==> inputs of exp/fjord <==
==> flow/design.v <==
`timescale 1ns / 1ps
module mux_2x1_rtl(in_0, in_1, select, out);
	input	select;
	input in_0; 
	input in_1;
	output out;
	assign out = (in_0 && ~select) || (in_1 && select);
endmodule
`timescale 1ns / 1ps
module mux_4x1_behavioral(in_0, in_1, in_2, in_3, select, out);
	input in_0;
	input in_1;
	input in_2;
	input in_3;
	input [1:0] select;
	output out;
	reg out;
	always@(select, in_0, in_1, in_2, in_3)
	begin
		case(select)
			2'b00: out = in_0;
			2'b01: out = in_1;
			2'b10: out = in_2;
			2'b11: out = in_3;
		endcase
	end
endmodule
`timescale 1ns / 1ps
module bfa_gl(in_0, in_1, carry_in, result, carry_out);
	input in_0, in_1, carry_in;
	output result, carry_out;
	wire w_xor, w_and_0, w_and_1;
	xor X0(w_xor, in_0, in_1);
	xor X1(result, w_xor, carry_in);
	and A0(w_and_0, w_xor, carry_in);
	and A1(w_and_1, in_0, in_1);
	or O1(carry_out, w_and_0, w_and_1);
endmodule
`timescale 1ns / 1ps
module alu_bitslice(in_a, in_b, in_carry, in_control, out_carry, out_result);
	input in_a, in_b, in_carry;
	input [2:0] in_control;
	wire w_xor_b_c0, w_invert_a, w_and_a_b, w_or_a_b, w_sum, w_2x1;
	output out_result;
	output out_carry;
	xor (w_xor_b_c0, in_b, in_control[0]);
	or  (w_or_a_b, in_a, w_xor_b_c0);
	and (w_and_a_b, in_a, w_xor_b_c0);
	not (w_invert_a, in_a);
	bfa_gl bfa (in_a, w_xor_b_c0, in_carry, w_sum, out_carry);
	mux_2x1_rtl mux_2x1 (w_invert_a, w_xor_b_c0, in_control[0], w_2x1);
	mux_4x1_behavioral mux_4x1 (w_sum, w_or_a_b, w_and_a_b, w_2x1, in_control[2:1], out_result);
endmodule
`timescale 1ns / 1ps
module n_bit_alu(a_in, b_in, control_in, sum_out, carry_out, overflow_out, zero_out);
	parameter n = 8;
	input [7:0] a_in;
	input [7:0] b_in;
	input [2:0] control_in;
	output [7:0] sum_out; 
	output carry_out, overflow_out, zero_out;
	wire [8:0] carry;
	wire is_zero_out;
	and is_zero(is_zero_out, ~sum_out[0], ~sum_out[1], ~sum_out[2], ~sum_out[3], ~sum_out[4], ~sum_out[5], ~sum_out[6], ~sum_out[7]);
	genvar i;
	assign carry_out = carry[n];
	assign overflow_out = carry[n - 1] ^ carry[n];
	assign zero_out = is_zero_out;
	assign carry[0] = control_in[0];
	alu_bitslice adder(a_in[0], b_in[0], carry[0], control_in, carry[1], sum_out[0]); 
	generate 
		for (i = 1; i < n; i = i + 1)
			begin: aluBitGen
				alu_bitslice adder(a_in[i], b_in[i], carry[i], control_in, carry[i+1], sum_out[i]);
			end
	endgenerate
endmodule
`timescale 1ns / 1ps
module acc_cpu(
	input clk,
	input rst,
	output [7:0] imem_addr,
	input [15:0] imem_rdata,
	output reg dmem_req,
	output reg dmem_we,
	output reg [7:0] dmem_addr,
	output [7:0] dmem_wdata,
	input dmem_ack,
	input [7:0] dmem_rdata,
	input [7:0] in_data,
	input in_valid,
	output in_ready,
	output [7:0] out_data,
	output out_valid,
	input out_ready,
	output halted,
	output [7:0] acc,
	output flag_c,
	output flag_z,
	output flag_v
);
parameter S_F0 = 4'd0;    
parameter S_F1 = 4'd1;    
parameter S_DEC = 4'd2;   
parameter S_IND = 4'd3;   
parameter S_MEM = 4'd4;   
parameter S_EX = 4'd5;    
parameter S_ST = 4'd6;    
parameter S_MUL = 4'd7;   
parameter S_DIV = 4'd8;   
parameter S_DIVW = 4'd9;  
parameter S_IN = 4'd10;   
parameter S_OUT = 4'd11;  
parameter S_NX = 4'd12;   
parameter S_HLT = 4'd13;  
reg [3:0] state;
reg [7:0] pc, npc;
reg [15:0] ir;
reg [7:0] ACC;
reg C, Z, V;
reg [7:0] mdata;
reg [7:0] JSRaddrReg;
reg [7:0] InteruptAdrReg;
reg [3:0] HVPIReg;
reg [7:0] MULreg, MULreg2;
reg [7:0] DIVreg;
reg ev_ov, ev_bi, ev_ba;
wire [4:0] op = ir[15:11];
wire [2:0] mode = ir[10:8];
wire [7:0] imm = ir[7:0];
wire is_alu = (op[4:3] == 2'b00);
wire is_ld = (op == 5'b01000);
wire is_st = (op == 5'b01001);
wire is_shl = (op == 5'b01010);
wire is_shr = (op == 5'b01011);
wire is_in = (op == 5'b01100);
wire is_out = (op == 5'b01101);
wire is_hlt = (op == 5'b01110);
wire is_hv = (op == 5'b01111);
wire is_mul = (op == 5'b11000);
wire is_div = (op == 5'b11001);
wire is_br = (op == 5'b11010);
wire is_bz = (op == 5'b11011);
wire is_jsr = (op == 5'b11100);
wire is_rts = (op == 5'b11101);
wire is_rti = (op == 5'b11110);
wire is_bad = (op[4:3] == 2'b10) || (op == 5'b11111);
wire bad_mode = (is_alu || is_ld) && (mode > 3'd2);
reg [7:0] alu_b;
reg [2:0] alu_ctl;
wire [7:0] alu_out;
wire alu_c, alu_v, alu_z;
n_bit_alu ALU(ACC, alu_b, alu_ctl, alu_out, alu_c, alu_v, alu_z);
always @(*) begin
	alu_b = (mode == 3'd0) ? imm : mdata;
	alu_ctl = op[2:0];
	if (state == S_MUL) begin
		alu_b = MULreg2;
		alu_ctl = 3'b000;
	end else if (state == S_DIV) begin
		alu_b = imm;
		alu_ctl = 3'b001;
	end
end
wire ovf_en = (HVPIReg == 4'b0000) || HVPIReg[0];
wire bi_en = (HVPIReg == 4'b0000) || HVPIReg[1];
wire ba_en = (HVPIReg == 4'b0000) || HVPIReg[2];
assign imem_addr = pc;
assign dmem_wdata = ACC;
assign in_ready = (state == S_IN);
assign out_valid = (state == S_OUT);
assign out_data = ACC;
assign halted = (state == S_HLT);
assign acc = ACC;
assign flag_c = C;
assign flag_z = Z;
assign flag_v = V;
always @(posedge clk) begin
	if (rst) begin
		state <= S_F0;
		pc <= 8'd0;
		npc <= 8'd0;
		ir <= 16'd0;
		ACC <= 8'd0;
		C <= 1'b0;
		Z <= 1'b0;
		V <= 1'b0;
		mdata <= 8'd0;
		JSRaddrReg <= 8'd0;
		InteruptAdrReg <= 8'd0;
		HVPIReg <= 4'd0;
		MULreg <= 8'd0;
		MULreg2 <= 8'd0;
		DIVreg <= 8'd0;
		ev_ov <= 1'b0;
		ev_bi <= 1'b0;
		ev_ba <= 1'b0;
		dmem_req <= 1'b0;
		dmem_we <= 1'b0;
		dmem_addr <= 8'd0;
	end else begin
		case (state)
		S_F0: begin
			ev_ov <= 1'b0;
			ev_bi <= 1'b0;
			ev_ba <= 1'b0;
			state <= S_F1;
		end
		S_F1: begin
			ir <= imem_rdata;
			state <= S_DEC;
		end
		S_DEC: begin
			npc <= pc + 8'd1;
			if (bad_mode) begin
				ev_ba <= 1'b1;
				state <= S_NX;
			end else if (is_bad) begin
				ev_bi <= 1'b1;
				state <= S_NX;
			end else if ((is_alu || is_ld) && mode == 3'd1) begin
				dmem_req <= 1'b1;
				dmem_we <= 1'b0;
				dmem_addr <= imm;
				state <= S_MEM;
			end else if ((is_alu || is_ld) && mode == 3'd2) begin
				dmem_req <= 1'b1;
				dmem_we <= 1'b0;
				dmem_addr <= imm;
				state <= S_IND;
			end else if (is_alu || is_ld) begin
				state <= S_EX;
			end else if (is_st) begin
				dmem_req <= 1'b1;
				dmem_we <= 1'b1;
				dmem_addr <= imm;
				state <= S_ST;
			end else if (is_mul) begin
				MULreg <= imm;
				MULreg2 <= ACC;
				state <= S_MUL;
			end else if (is_div) begin
				if (imm == 8'd0) begin
					ACC <= 8'hff;
					state <= S_NX;
				end else begin
					DIVreg <= 8'd0;
					state <= S_DIV;
				end
			end else if (is_in) begin
				state <= S_IN;
			end else if (is_out) begin
				state <= S_OUT;
			end else if (is_hlt) begin
				state <= S_HLT;
			end else begin
				if (is_shl) ACC <= {ACC[6:0], 1'b0};
				if (is_shr) ACC <= {1'b0, ACC[7:1]};
				if (is_hv) HVPIReg <= imm[3:0];
				if (is_br || (is_bz && Z)) npc <= imm;
				if (is_jsr) begin
					JSRaddrReg <= pc + 8'd1;
					npc <= imm;
				end
				if (is_rts) npc <= JSRaddrReg;
				if (is_rti) npc <= InteruptAdrReg;
				state <= S_NX;
			end
		end
		S_IND: begin
			if (dmem_ack) begin
				dmem_req <= 1'b0;
				dmem_addr <= dmem_rdata;
				state <= S_MEM;
			end else if (!dmem_req) begin
				dmem_req <= 1'b1;
			end
		end
		S_MEM: begin
			if (dmem_ack) begin
				dmem_req <= 1'b0;
				mdata <= dmem_rdata;
				state <= S_EX;
			end else begin
				dmem_req <= 1'b1;
			end
		end
		S_EX: begin
			if (is_ld) begin
				ACC <= (mode == 3'd0) ? imm : mdata;
			end else begin
				ACC <= alu_out;
				C <= alu_c;
				Z <= alu_z;
				V <= alu_v;
				ev_ov <= alu_v;
			end
			state <= S_NX;
		end
		S_ST: begin
			if (dmem_ack) begin
				dmem_req <= 1'b0;
				dmem_we <= 1'b0;
				state <= S_NX;
			end
		end
		S_MUL: begin
			ACC <= alu_out;
			MULreg <= MULreg - 8'd1;
			if (MULreg == 8'd2) state <= S_NX;
		end
		S_DIV: begin
			if (alu_c) begin
				ACC <= alu_out;
				DIVreg <= DIVreg + 8'd1;
			end else begin
				state <= S_DIVW;
			end
		end
		S_DIVW: begin
			ACC <= DIVreg;
			state <= S_NX;
		end
		S_IN: begin
			if (in_valid) begin
				ACC <= in_data;
				state <= S_NX;
			end
		end
		S_OUT: begin
			if (out_ready) state <= S_NX;
		end
		S_NX: begin
			if (ev_ov && ovf_en) begin
				InteruptAdrReg <= npc;
				pc <= 8'd100;
			end else if (ev_bi && bi_en) begin
				InteruptAdrReg <= npc;
				pc <= 8'd110;
			end else if (ev_ba && ba_en) begin
				InteruptAdrReg <= npc;
				pc <= 8'd120;
			end else begin
				pc <= npc;
			end
			state <= S_F0;
		end
		S_HLT: begin
		end
		default: state <= S_F0;
		endcase
	end
end
endmodule
==> flow/run.sh <==
#!/bin/bash
# the make line also repeats each setting of config.mk as NAME=value (left out here)
make -C /OpenROAD-flow-scripts/flow DESIGN_CONFIG=/design/flow/config.mk WORK_HOME=/design/flow/orfs CLKGATE_MAP_FILE= finish
==> flow/config.mk <==
export PLATFORM = sky130hd
export DESIGN_NAME = acc_cpu
export DESIGN_NICKNAME = acc_cpu
export VERILOG_FILES = /design/flow/design.v
export SDC_FILE = /design/flow/constraint.sdc
export NUM_CORES = 4
export LEC_CHECK = 0
export ABC_AREA = 1
export CAP_MARGIN = 0
export CORE_MARGIN = 2
export CORE_UTILIZATION = 72
export CTS_CLUSTER_DIAMETER = 96
export CTS_CLUSTER_SIZE = 76
export GPL_ROUTABILITY_DRIVEN = 0
export HOLD_SLACK_MARGIN = 0.29
export PLACE_DENSITY_LB_ADDON = 0.01
export SLEW_MARGIN = 20
==> flow/constraint.sdc <==
create_clock -name core_clock -period 4.62 [get_ports {clk}]
set_input_delay 0.9240 -clock core_clock [delete_from_list [all_inputs] [get_ports {clk}]]
set_output_delay 0.9240 -clock core_clock [all_outputs]
set_load 0.01 [all_outputs]
==> inputs of exp/xenon, as changes to exp/fjord <==
CAP_MARGIN = 35   (was 0)
CTS_CLUSTER_DIAMETER = 277   (was 96)
CTS_CLUSTER_SIZE = 17   (was 76)
GPL_ROUTABILITY_DRIVEN = not set   (was 0)
HOLD_SLACK_MARGIN = 0.3   (was 0.29)
PLACE_DENSITY = 0.6   (was not set)
PLACE_DENSITY_LB_ADDON = not set   (was 0.01)
SETUP_SLACK_MARGIN = -0.11   (was not set)
==> flow/constraint.sdc (replaced) <==
create_clock -name core_clock -period 1.76 [get_ports {clk}]
set_input_delay 0.3520 -clock core_clock [delete_from_list [all_inputs] [get_ports {clk}]]
set_output_delay 0.3520 -clock core_clock [all_outputs]
set_load 0.01 [all_outputs]
==> inputs of exp/yarrow, as changes to exp/fjord <==
ABC_AREA = not set   (was 1)
CAP_MARGIN = 40   (was 0)
CORE_MARGIN = 7   (was 2)
CORE_UTILIZATION = 40   (was 72)
CTS_CLUSTER_DIAMETER = not set   (was 96)
CTS_CLUSTER_SIZE = not set   (was 76)
GPL_ROUTABILITY_DRIVEN = not set   (was 0)
HOLD_SLACK_MARGIN = not set   (was 0.29)
PLACE_DENSITY_LB_ADDON = not set   (was 0.01)
==> flow/constraint.sdc (replaced) <==
create_clock -name core_clock -period 7.0 [get_ports {clk}]
set_input_delay 1.4000 -clock core_clock [delete_from_list [all_inputs] [get_ports {clk}]]
set_output_delay 1.4000 -clock core_clock [all_outputs]
set_load 0.01 [all_outputs]
==> run notes <==
Results of the flow run.

The flow did not finish. The chip occupies 10,800 sq um. The flow halted during clock tree synthesis. The number of cells in the yosys synthesis report stands at 1,050. The portion of synthesized area spent on multiplexers is 0.

The area share of the largest cell type after synthesis stands at 0.341. In the floorplan report the effective utilization is 0.736. Once placement completed, the tool counted placed cells totaling 1,368.

Once placement finished, the instance area stood at 9150 sq um. The first error in the log reads "[ERROR DPL-0038] Utilization greater than 100%, impossible to legalize". The floorplan step set the die width to 104 um. In the Yosys stats the netlist draws on 50 distinct library cells.

The standard-cell row count stands at 36. Each instance of the synthesized netlist takes up on average 6.82 sq um. The mapped cell area stands at 7160 sq um. The fraction of the mapped netlist area in simple logic gates stands at 0.235. The compound-cell area share of the yosys netlist stands at 0.229. The placeable core region stands at 9730 sq um.

The area fraction in full adders, half adders and majority gates stands at 0.0545. The setup slack at placement stands at -2.84 ns. The synthesized netlist has a Yosys-reported chip area of 7160 sq um.
The numbers above come from exp/xenon.

==> run notes <==
Results of the flow run.

The sum of overflow across all layers after global routing stands at 0. The synthesized area per cell stands at 6.82 sq um. Dividing the detail-routed via count by the number of cells gives 6.80.

The number of cells in the yosys synthesis report stands at 1,050. A clean result was blocked by negative setup slack. The last timing report of the flow puts the setup violation total at 19. The mapped cell area stands at 7160 sq um. Once detailed placement completed, the half-perimeter wirelength came to 15,900 um.

The die is 104 um wide. In this run, the synthesized area fraction spent on and/or/nand/nor cells is recorded as 0.235. The inverter count of the layout excluding clock inverters stands at 146. The setup slack at placement stands at -0.139 ns. The post-placement cell area is 8090 sq um. The standard-cell row count stands at 36. The compound-cell area share of the yosys netlist stands at 0.229.

The area of the die stands at 10,800 sq um. Once routing completed, OpenROAD measured the worst setup slack at -0.431 ns. The run finished, with violations left. Of the total synthesized cell area, the portion taken by full adders, half adders and majority gates is 0.0545.
The numbers above come from exp/fjord.

==> run notes <==
Results of the flow run.

STA on the placed design reports a worst setup slack of 1.03 ns. The number of distinct library cell variants in the gate-level netlist after synthesis stands at 86. The mapped cell area stands at 7430 sq um. According to the floorplan report, the placeable core area is 18,100 sq um.

The run finished with no timing, DRC or antenna violations. The area share of the largest cell type after synthesis stands at 0.329. The standard-cell row count stands at 49. For reference, the mux area share after synthesis is 0.0852. The detailed placer reported the number of placed instances as 1,153. In this run, the synthesized area fraction spent on AND-OR/OR-AND gates is recorded as 0.210. In this run the full chip footprint comes out at 22,600 sq um.
The numbers above come from exp/yarrow.

